## top
module top (
	input sysclk,     
	input rst,        
	input button_in,
	input [15:0] student_id,
	output[3:0] D5_out,	
	output[3:0] D4_out,	
	output[3:0] D3_out,	
	output[3:0] D2_out,	
	output[3:0] D1_out		
);
For scale: about 39 I/O pins, about 24,000 um^2 of cells after synthesis.
make LEC_CHECK=0 CAP_MARGIN=0 CELL_PAD_IN_SITES_GLOBAL_PLACEMENT=2 CORE_MARGIN=2 CORE_UTILIZATION=40 CTS_CLUSTER_DIAMETER=396 CTS_CLUSTER_SIZE=100 PLACE_DENSITY_LB_ADDON=0.05 SETUP_SLACK_MARGIN=-2.0 SLEW_MARGIN=20 finish   # period 25.0 ns
run.sh (not shown) runs the stock make flow with config.mk's settings and CLKGATE_MAP_FILE=.
Edit:
==> flow/config.mk (replaced) <==
export PLATFORM = sky130hd
export DESIGN_NAME = top
export DESIGN_NICKNAME = top
export VERILOG_FILES = /design/flow/design.v
export SDC_FILE = /design/flow/constraint.sdc
export NUM_CORES = 4
export LEC_CHECK = 0
export CAP_MARGIN = 20
export CORE_MARGIN = 2
export CORE_UTILIZATION = 40
export CTS_CLUSTER_DIAMETER = 395
export CTS_CLUSTER_SIZE = 98
export SETUP_SLACK_MARGIN = 5.0
export SLEW_MARGIN = 20
What happened: The new run produced a clean layout; die size is unchanged; first-iteration DRC count rises by 17%; wire length fell by 5.2%; flip-flop count is unchanged; total power shrinks by 0.71%; cell area is about the same; setup slack is better by 1.0 ns.
Edit:
--- a/flow/config.mk
+++ b/flow/config.mk
@@ -9,6 +9,5 @@
 export CORE_MARGIN = 2
-export CORE_UTILIZATION = 40
-export CTS_CLUSTER_DIAMETER = 395
+export CORE_UTILIZATION = 53
+export CTS_CLUSTER_DIAMETER = 394
 export CTS_CLUSTER_SIZE = 98
-export SETUP_SLACK_MARGIN = 5.0
 export SLEW_MARGIN = 20
Result: Sequential share of layout area rises by 0.11 points. Worst setup slack got worse by 0.94 ns. Die size came out lower by 24%. Via count came out lower by 0.48%. Final cell count went down by 4.7%. First-iteration DRC count grows by 3.2%. Routed wire length hardly moves. Sequential power hardly moves. Hold slack hardly moves.
Edit:
--- a/flow/config.mk
+++ b/flow/config.mk
@@ -9,5 +9,3 @@
 export CORE_MARGIN = 2
-export CORE_UTILIZATION = 53
-export CTS_CLUSTER_DIAMETER = 394
-export CTS_CLUSTER_SIZE = 98
+export CORE_UTILIZATION = 40
 export SLEW_MARGIN = 20
What happened: The changed run finished clean. Worst setup slack gets better by 0.14 ns. Die size came out higher by 32%. Clock skew is about the same. Area after synthesis does not change.
Edit:
--- a/flow/config.mk
+++ b/flow/config.mk
@@ -9,3 +9,5 @@
 export CORE_MARGIN = 2
-export CORE_UTILIZATION = 40
+export CORE_UTILIZATION = 30
+export CTS_CLUSTER_DIAMETER = 395
+export CTS_CLUSTER_SIZE = 99
 export SLEW_MARGIN = 20
The changed run went through all stages and came out clean.
Critical path depth does not change.
Cell area went up by about 1.6%.
Flip-flop count stays the same.
Area after synthesis does not change.
Worst hold slack improved by 0.0061 ns.
Sequential power barely changes.
Power went up by 0.70%.
Die area went up by 33%.
Setup slack got worse by 0.050 ns.
Core utilization went down by 11 points.

willow:
top again, from the RTL that the note above started with.
make LEC_CHECK=0 ABC_AREA=1 CAP_MARGIN=30 CELL_PAD_IN_SITES_DETAIL_PLACEMENT=0 CELL_PAD_IN_SITES_GLOBAL_PLACEMENT=0 CORE_ASPECT_RATIO=0.95 CORE_MARGIN=2 CORE_UTILIZATION=72 CTS_CLUSTER_SIZE=70 PLACE_DENSITY_LB_ADDON=0.12 SLEW_MARGIN=20 TNS_END_PERCENT=100 finish   # period 15.5 ns
[flow] willow | stages: complete | final checks: fail | reason: setup timing
Changes in cedar relative to willow:
- a deleted PLACE_DENSITY_LB_ADDON that had been 0.12
- a deleted ABC_AREA that had been 1
- a deleted TNS_END_PERCENT that had been 100
- a deleted CELL_PAD_IN_SITES_DETAIL_PLACEMENT that had been 0
- a change of CORE_UTILIZATION from 72 to 30
- a deleted CORE_ASPECT_RATIO that had been 0.95
- a deleted CTS_CLUSTER_SIZE that had been 70
- a deleted CELL_PAD_IN_SITES_GLOBAL_PLACEMENT that had been 0
- a change of CAP_MARGIN from 30 to 20
- a change of the clock period (ns, I/O delays scaled along) from 15.5 to 20.1
[summary]
- Sort cedar and willow by post-synthesis adder-cell area fraction asc -> top: willow
- Both conditions hold for cedar: the flow ran to the end and the final layout passed the timing, DRC and antenna checks.
- Looking at fraction of the cycle the final worst path needs, cedar sits 15 points lower than willow does.
- On total power, cedar does better than willow.
- Diff cedar and willow: placed wire-length estimate higher in willow
- The number of core rows in cedar is 1.6 times that in willow.
- Changes observed in cedar relative to willow: clock power share picked up an extra 1.2 points, utilization of the core after routing lost 53 points, initial antenna violation count picked up an extra 3.
- cedar vs. willow: fraction of power spent switching nets went down, final tally of setup violations went down.
#### Input delta (lagoon over cedar)
- ABC_AREA now 1, previously not set
- CORE_UTILIZATION now 55, was 30
- the clock period (ns, I/O delays scaled along) now 15.4, was 20.1
--- outcome ---
From the logs: lagoon reached the end of the flow and failed the layout checks with setup timing.
lagoon -> cedar: clock network contribution to total cell area flat
Comparing lagoon and cedar, the lower final cell count without fillers was measured on cedar.
Relative to cedar, wire length on met1 has gone down in lagoon.
Met2 capacity usage during global routing: lagoon vs cedar up 26 points
Looking at switching power summed over all nets, lagoon sits 72% higher than cedar does.
Met3 track demand over resource: lower on lagoon
Power figures rest on the tool's default switching activity, not on a simulated workload.
